== build 18 ==
## fix_audio_ns
module fix_audio_ns(
	output reg ack, 
	output reg overflow, 
	output reg [16-1:0] tx_data, 
	input [16-1:0] rx_data, 
	input [16+16+16+4-1:0] conf, 
	input req, 
	input enable, 
	input rstn, clk 
);
Size: ~8700 cells after synthesis, ~520 flip-flops, ~90 I/O pins.
clock: 16.8 ns
lec_check: 0
abc_area: 1
cap_margin: 0
core_margin: 2
core_utilization: 72
cts_cluster_diameter: 400
cts_cluster_size: 10
place_density: 0.4
slew_margin: 20
tns_end_percent: 5
run.sh (not shown) runs the stock make flow with config.mk's settings and CLKGATE_MAP_FILE=.
Run status, build 18: aborted in global routing, error GRT-0116
--- input diff build 18..build 8 ---
==> flow/config.mk <==
export PLATFORM = sky130hd
export DESIGN_NAME = fix_audio_ns
export DESIGN_NICKNAME = fix_audio_ns
export VERILOG_FILES = /design/flow/design.v
export SDC_FILE = /design/flow/constraint.sdc
export NUM_CORES = 4
export LEC_CHECK = 0
export CAP_MARGIN = 20
export CORE_MARGIN = 2
export CORE_UTILIZATION = 72
export PLACE_DENSITY_LB_ADDON = 0.24
export SLEW_MARGIN = 20
==> flow/constraint.sdc <==
create_clock -name core_clock -period 90.0 [get_ports {clk}]
set_input_delay 18.0000 -clock core_clock [delete_from_list [all_inputs] [get_ports {clk}]]
set_output_delay 18.0000 -clock core_clock [all_outputs]
set_load 0.01 [all_outputs]
Notes after the runs:
- Build 8 completed; timing, DRC and antenna clean
- Floorplan row count for build 8: about 0.9% down relative to build 18
- Summary of build 8 over build 18: chip footprint shrank by 1.5%; number of resized instances in the post-cts repair step now sits lower.
Modified inputs, build 20 compared to build 8
-- flow/config.mk --
<<< build 8, line 7
export LEC_CHECK = 0
export CAP_MARGIN = 20
export CORE_MARGIN = 2
export CORE_UTILIZATION = 72
export PLACE_DENSITY_LB_ADDON = 0.24
export SLEW_MARGIN = 20
>>> build 20, line 7
export LEC_CHECK = 0
export ABC_AREA = 1
export CAP_MARGIN = 20
export CORE_MARGIN = 2
export CORE_UTILIZATION = 40
export GPL_TIMING_DRIVEN = 0
export SLEW_MARGIN = 25
Notes after the runs:
Build 20: PASS, flow complete, no timing, DRC or antenna violations
Comparing build 8 and build 20, final hold slack is lower on build 20.
Parity-gate share of the synthesized area counting xor and xnor cells (higher): build 8
Build 20: slew at the pin closest to its max-slew limit 170 ps below build 8
Looking at via count of the first global-routing pass, build 20 sits 1.7% lower than build 8 does.
Between build 20 and build 8, it is build 20 whose met3 wire length is lower, by about 34%.
Measured against each other, build 8 and build 20 differ in number of inserted filler cells in the final layout, the lower figure coming from build 8.
Global-route total usage across every layer is higher on build 8
Build 20 does better than build 8 on final critical path time including I/O delays and setup.
Measured against build 8, the critical path depth of build 20 comes out at 1.4 times the reference value.

* * *

Starting RTL as in the previous note.
==> flow/design.v (excerpt) <==
module fix_audio_ns(
	output reg ack, 
	output reg overflow, 
	output reg [16-1:0] tx_data, 
	input [16-1:0] rx_data, 
	input [16+16+16+4-1:0] conf, 
	input req, 
	input enable, 
	input rstn, clk 
);
clock: 75.5 ns
lec_check: 0
abc_area: 1
cap_margin: 20
core_margin: 2
core_utilization: 72
cts_cluster_size: 18
gpl_timing_driven: 1
max_routing_layer: met4
place_density_lb_addon: 0.07
setup_slack_margin: 2.14
slew_margin: 35
tns_end_percent: 5
The first run completed and failed the layout checks on setup timing.
Change:
==> flow/config.mk (replaced) <==
export PLATFORM = sky130hd
export DESIGN_NAME = fix_audio_ns
export DESIGN_NICKNAME = fix_audio_ns
export VERILOG_FILES = /design/flow/design.v
export SDC_FILE = /design/flow/constraint.sdc
export NUM_CORES = 4
export LEC_CHECK = 0
export ABC_AREA = 1
export CAP_MARGIN = 15
export CORE_ASPECT_RATIO = 0.91
export CORE_MARGIN = 2
export CORE_UTILIZATION = 72
export CTS_CLUSTER_SIZE = 22
export MAX_ROUTING_LAYER = met4
export SLEW_MARGIN = 20
==> flow/constraint.sdc (replaced) <==
create_clock -name core_clock -period 63.2 [get_ports {clk}]
set_input_delay 12.6400 -clock core_clock [delete_from_list [all_inputs] [get_ports {clk}]]
set_output_delay 12.6400 -clock core_clock [all_outputs]
set_load 0.01 [all_outputs]
What happened:
- The changed run did not get past global routing with GRT-0116
- area after synthesis stays the same
- synthesized cell count is unchanged
- die size barely changes
Change:
==> flow/config.mk (replaced) <==
export PLATFORM = sky130hd
export DESIGN_NAME = fix_audio_ns
export DESIGN_NICKNAME = fix_audio_ns
export VERILOG_FILES = /design/flow/design.v
export SDC_FILE = /design/flow/constraint.sdc
export NUM_CORES = 4
export LEC_CHECK = 0
export CAP_MARGIN = 20
export CORE_MARGIN = 2
export CORE_UTILIZATION = 57
export SLEW_MARGIN = 20
==> flow/constraint.sdc (replaced) <==
create_clock -name core_clock -period 47.9 [get_ports {clk}]
set_input_delay 9.5800 -clock core_clock [delete_from_list [all_inputs] [get_ports {clk}]]
set_output_delay 9.5800 -clock core_clock [all_outputs]
set_load 0.01 [all_outputs]
The new run ran to the end with violations: setup timing.
Die area grows by 24%.
Synthesized area shrinks by 1.5%.
Synthesized cell count shrinks by 17%.
Change:
--- a/flow/config.mk
+++ b/flow/config.mk
@@ -9,3 +9,3 @@
 export CORE_MARGIN = 2
-export CORE_UTILIZATION = 57
+export CORE_UTILIZATION = 42
 export SLEW_MARGIN = 20
==> flow/constraint.sdc (replaced) <==
create_clock -name core_clock -period 86.2 [get_ports {clk}]
set_input_delay 17.2400 -clock core_clock [delete_from_list [all_inputs] [get_ports {clk}]]
set_output_delay 17.2400 -clock core_clock [all_outputs]
set_load 0.01 [all_outputs]
- The new run went through all stages and came out clean
- hold slack improved by 0.0034 ns
- synthesized area does not change
- non-clock buffer count goes down by 2076
- utilization goes down by 34 points
- clock skew goes up by 0.015 ns
- worst setup slack improved by 36 ns
- first-iteration DRC count goes down by 46%
- synthesized cell count stays the same
Change:
--- a/flow/config.mk
+++ b/flow/config.mk
@@ -9,3 +9,4 @@
 export CORE_MARGIN = 2
-export CORE_UTILIZATION = 42
+export CORE_UTILIZATION = 71
+export CTS_CLUSTER_SIZE = 35
 export SLEW_MARGIN = 20
==> flow/constraint.sdc (replaced) <==
create_clock -name core_clock -period 84.7 [get_ports {clk}]
set_input_delay 16.9400 -clock core_clock [delete_from_list [all_inputs] [get_ports {clk}]]
set_output_delay 16.9400 -clock core_clock [all_outputs]
set_load 0.01 [all_outputs]
The changed run completed without violations.
Die size came out lower by 40%.
Global-route usage goes up by 20 points.
Via count came out higher by about 8%.

* * *

fix_audio_ns again, from the RTL that the note above started with.
clock: 57.2 ns
lec_check: 0
abc_area: 0
cap_margin: 20
core_aspect_ratio: 1.19
core_margin: 2
core_utilization: 48
cts_cluster_size: 54
max_routing_layer: met4
min_routing_layer: met1
place_density_lb_addon: 0.23
setup_slack_margin: -2.0
slew_margin: 20
tns_end_percent: 65
The baseline reached the layout checks and failed them: setup timing.
Next try:
- ABC_AREA: 0 -> not set
- CORE_ASPECT_RATIO: 1.19 -> 1.96
- CORE_UTILIZATION: 48 -> 40
- CTS_CLUSTER_SIZE: 54 -> not set
- MAX_ROUTING_LAYER: met4 -> not set
- MIN_ROUTING_LAYER: met1 -> not set
- PLACE_DENSITY_LB_ADDON: 0.23 -> not set
- SLEW_MARGIN: 20 -> 5
- TNS_END_PERCENT: 65 -> not set
- clock period: 57.2 -> 90.0 ns (I/O delays scaled with it)
Result: This time the run completed with no timing, DRC or antenna violations. Area after synthesis stays the same. Synthesized cell count does not change. Die area goes up by about a fifth. Design area goes down by about a fifth. Fmax goes down by roughly a tenth. Critical path depth goes down by 20. Routed wire length is about the same. Hold slack gets better by 7.9 ps. Flip-flop count is unchanged.

* * *

fix_audio_ns again, from the RTL that the note above started with.
make LEC_CHECK=0 ABC_AREA=1 CAP_MARGIN=20 CORE_MARGIN=2 CORE_UTILIZATION=65 CTS_CLUSTER_SIZE=18 GPL_TIMING_DRIVEN=1 MAX_ROUTING_LAYER=met4 SETUP_SLACK_MARGIN=5.0 SLEW_MARGIN=35 TNS_END_PERCENT=90 finish   # period 83.8 ns
The starting point produced a clean layout.
Then changed:
Settings changed: ABC_AREA 1 to default, CORE_UTILIZATION 65 to 66, CTS_CLUSTER_SIZE 18 to 61, GPL_TIMING_DRIVEN 1 to default, SETUP_SLACK_MARGIN 5.0 to default, SLEW_MARGIN 35 to 20, TNS_END_PERCENT 90 to default.
Clock period 83.8 ns to 77.0 ns, I/O delays scaled along.
What happened: With this change the flow produced a layout that fails on negative setup slack; core utilization rises by 6.4 points; hold slack degrades by 0.0049 ns; register-to-register slack degrades by 8.9 ns; cell count goes down by roughly a tenth.
Then changed:
Settings changed: CORE_UTILIZATION 66 to 71, CTS_CLUSTER_SIZE 61 to 36, MAX_ROUTING_LAYER met4 to default.
Clock period 77.0 ns to 84.7 ns, I/O delays scaled along.
=>
- With this change the flow completed without violations
- via count goes down by 2.2%
- hold slack improved by 0.013 ns
- design area goes down by 5.8%
- global-route usage goes up by 0.55 points
- setup slack improved by 3.7 ns
- die area goes down by 7.0%
- clock skew goes down by 0.023 ns
- synthesized area does not change
- clock-buffer cell count goes down by 7
- first-iteration DRC count goes down by 3.3%
Then changed:
Settings changed: ABC_AREA from default to 1, CORE_UTILIZATION 71 to 72, CTS_CLUSTER_DIAMETER from default to 400, CTS_CLUSTER_SIZE 36 to 100, PLACE_DENSITY from default to 0.4.
Clock period 84.7 ns to 16.8 ns, I/O delays scaled along.
The changed run ended with an error in clock tree synthesis with DPL-0033. Synthesized area is higher by 1.5%. Die area is about the same. Synthesized cell count is higher by 20%.
Then changed:
Settings changed: ABC_AREA 1 to default, CORE_UTILIZATION 72 to 40, CTS_CLUSTER_DIAMETER 400 to default, CTS_CLUSTER_SIZE 100 to default, PLACE_DENSITY 0.4 to default.
Clock period 16.8 ns to 86.2 ns, I/O delays scaled along.
=> The new run finished clean. Area after synthesis drops slightly. Synthesized cell count drops by about a fifth. Die size climbs by well over a third.
Then changed:
Settings changed: CORE_UTILIZATION 40 to 72, PLACE_DENSITY_LB_ADDON from default to 0.24.
Clock period 86.2 ns to 86.0 ns, I/O delays scaled along.
Result:
- The new run finished with timing, DRC and antenna clean
- area after synthesis is unchanged
- core utilization rises by 36 points
- setup slack gets worse by 1.7 ns

* * *

Starting RTL as in the previous note.
clock: 77.5 ns
lec_check: 0
abc_area: 1
cap_margin: 25
cell_pad_in_sites_global_placement: 1
core_aspect_ratio: 1.82
core_margin: 8
core_utilization: 19
cts_cluster_size: 71
gpl_routability_driven: 0
gpl_timing_driven: 0
max_routing_layer: met4
min_routing_layer: met2
place_density_lb_addon: 0.07
slew_margin: 15
tns_end_percent: 15
The first run ran to the end with no violations.
Next try:
Settings changed: ABC_AREA 1 to default, CAP_MARGIN 25 to 20, CELL_PAD_IN_SITES_GLOBAL_PLACEMENT 1 to default, CORE_ASPECT_RATIO 1.82 to default, CORE_MARGIN 8 to 2, CORE_UTILIZATION 19 to 16, CTS_CLUSTER_SIZE 71 to default, GPL_ROUTABILITY_DRIVEN 0 to default, GPL_TIMING_DRIVEN 0 to default, MAX_ROUTING_LAYER met4 to default, MIN_ROUTING_LAYER met2 to default, PLACE_DENSITY_LB_ADDON 0.07 to default, SLEW_MARGIN 15 to 20, TNS_END_PERCENT 15 to default.
Clock period 77.5 ns to 103.0 ns, I/O delays scaled along.
Outcome: Cell area drops by about a fifth; fmax decreases by about a fifth; via count decreases by well over a third.

* * *

Setup of before:
fix_audio_ns again, from the RTL that the note above started with.
==> flow/config.mk <==
export PLATFORM = sky130hd
export DESIGN_NAME = fix_audio_ns
export DESIGN_NICKNAME = fix_audio_ns
export VERILOG_FILES = /design/flow/design.v
export SDC_FILE = /design/flow/constraint.sdc
export NUM_CORES = 4
export LEC_CHECK = 0
export ABC_AREA = 1
export CAP_MARGIN = 20
export CORE_MARGIN = 2
export CORE_UTILIZATION = 57
export CTS_CLUSTER_SIZE = 18
export GPL_TIMING_DRIVEN = 1
export MAX_ROUTING_LAYER = met4
export PLACE_DENSITY_LB_ADDON = 0.07
export SETUP_SLACK_MARGIN = 5.0
export SLEW_MARGIN = 35
export TNS_END_PERCENT = 15
==> flow/constraint.sdc <==
create_clock -name core_clock -period 90.0 [get_ports {clk}]
set_input_delay 18.0000 -clock core_clock [delete_from_list [all_inputs] [get_ports {clk}]]
set_output_delay 18.0000 -clock core_clock [all_outputs]
set_load 0.01 [all_outputs]
Inputs modified between before and after:
- a change of CORE_MARGIN from 2 to 8
- an added CELL_PAD_IN_SITES_GLOBAL_PLACEMENT of 1
- a change of SLEW_MARGIN from 35 to 15
- a change of GPL_TIMING_DRIVEN from 1 to 0
- a change of CORE_UTILIZATION from 57 to 55
- a change of the clock period (ns, I/O delays scaled along) from 90.0 to 69.3
Notes after the runs:
after reports its cell at the slowest stage of the critical path as sky130_fd_sc_hd__edfxtp_1 while before reports sky130_fd_sc_hd__o21ai_0. Relative to before, final design instance area without fill has increased by about 17% in after. The final reports for after and before show critical path depth in cells higher in the former. after vs. before: number of placed cells counting well taps up 267; floorplan core area up 4700 sq um. Ran to the end and failed final checks on setup timing: after. The higher share of the cycle needed by the critical path after routing of after and before is in after. Worst-margin pin slew (lower): before. Compared with before, in after worst setup slack moved down; number of cells in the finished layout apart from fillers moved up; count of multi-input combinational gates level.

* * *

P:
fix_audio_ns again, from the RTL that the note above started with.
Settings: LEC_CHECK=0, ABC_AREA=0, CAP_MARGIN=20, CELL_PAD_IN_SITES_GLOBAL_PLACEMENT=3, CORE_MARGIN=8, CORE_UTILIZATION=55, CTS_CLUSTER_SIZE=18, GPL_TIMING_DRIVEN=0, MAX_ROUTING_LAYER=met4, PLACE_DENSITY_LB_ADDON=0.07, SLEW_MARGIN=15, TNS_END_PERCENT=15; clock period 69.3 ns.
P: it failed during global placement without I/O, and the tool reported FLW-0024.
For Q, these inputs were changed with respect to P:
Settings: CORE_MARGIN: 8 -> 2; ABC_AREA: 0 -> 1; SETUP_SLACK_MARGIN: unset -> 5.0; SLEW_MARGIN: 15 -> 35; CORE_UTILIZATION: 55 -> 17; CELL_PAD_IN_SITES_GLOBAL_PLACEMENT: 3 -> unset; the clock period (ns, I/O delays scaled along): 69.3 -> 110.0.
[summary]
Looking at sequential element share of the synthesized area, Q sits below P. Comparing total die size for Q and P, the smaller number came from P. Post-synthesis instance area went up slightly going from P to Q. Q against P; count of instantiated cells in the yosys netlist is up by more than 10%. Per the final summary, Q finished and its layout is clean on timing, DRC and antenna. Between Q and P, synthesized-area fraction occupied by and/or/nand/nor cells is lower for P, Q comes in above that. Comparing Q and P, the higher xor/xnor share of the synthesized area was measured on P. Measured against each other, Q and P differ in mux cell area share after synthesis, the higher figure coming from P. Die height is higher on Q. Re number of synthesized flops with an enable pin: no difference whatsoever between P and Q. Yosys synthesis chip area: Q > P. What P reported for post-synthesis cell count has to be multiplied by 1.2 to get the figure for Q.
The following lists how R was set up differently from Q:
Settings: a change of CORE_MARGIN from 2 to 8; an added GPL_ROUTABILITY_DRIVEN of 0; a deleted SETUP_SLACK_MARGIN that had been 5.0; a change of ABC_AREA from 1 to 0; a change of CORE_UTILIZATION from 17 to 55; an added CELL_PAD_IN_SITES_GLOBAL_PLACEMENT of 3; a change of SLEW_MARGIN from 35 to 15; an added MIN_ROUTING_LAYER of met2; a change of the clock period (ns, I/O delays scaled along) from 110.0 to 69.3.
Run status, R: aborted in global placement without I/O, error FLW-0024
Re initial standard-cell utilization of the core: R is 38 points up on Q.
R vs Q: average cell area after synthesis up by more than 10%
For S, these inputs were changed with respect to R:
Settings: CTS_CLUSTER_SIZE: 18 -> 71; CORE_ASPECT_RATIO: unset -> 1.82; CORE_UTILIZATION: 55 -> 19; the clock period (ns, I/O delays scaled along): 69.3 -> 77.5.
Notes after the runs:
In S the implementation ran to completion but is not tape-out ready, as the final checks report setup timing. From R to S the numbers moved as follows: synthesized instance count was more or less identical, area of the mapped netlist was more or less identical. Diff S..R | share of the yosys chip area belonging to registers | unchanged. Against R, area of the die in S rose by more than 100%. From S to R, fraction of synthesized area in multiplexers did not move at all. Diff S and R: pre-placement core utilization lower in S.
#### Input delta (T over S)
Settings: CTS_CLUSTER_SIZE: 71 -> unset; CORE_ASPECT_RATIO: 1.82 -> unset; MIN_ROUTING_LAYER: met2 -> unset; SLEW_MARGIN: 15 -> 20; CELL_PAD_IN_SITES_GLOBAL_PLACEMENT: 3 -> unset; MAX_ROUTING_LAYER: met4 -> unset; TNS_END_PERCENT: 15 -> unset; PLACE_DENSITY_LB_ADDON: 0.07 -> unset; CORE_MARGIN: 8 -> 2; GPL_TIMING_DRIVEN: 0 -> unset; GPL_ROUTABILITY_DRIVEN: 0 -> unset; CORE_UTILIZATION: 19 -> 40; ABC_AREA: 0 -> unset; the clock period (ns, I/O delays scaled along): 77.5 -> 90.0.
### Flow results
T went all the way through synthesis, placement and routing and the layout is clean on timing, DRC and antenna. Comparing S and T, transition time of the tightest slew-check pin is higher on S. Relative to S, overall global routing resource usage has decreased by 5.1 points in T. Comparing S and T, the lower critical path depth is on T. Looking at detailed-routing iteration count for the pre-antenna-repair pass, T sits 34 lower than S does.
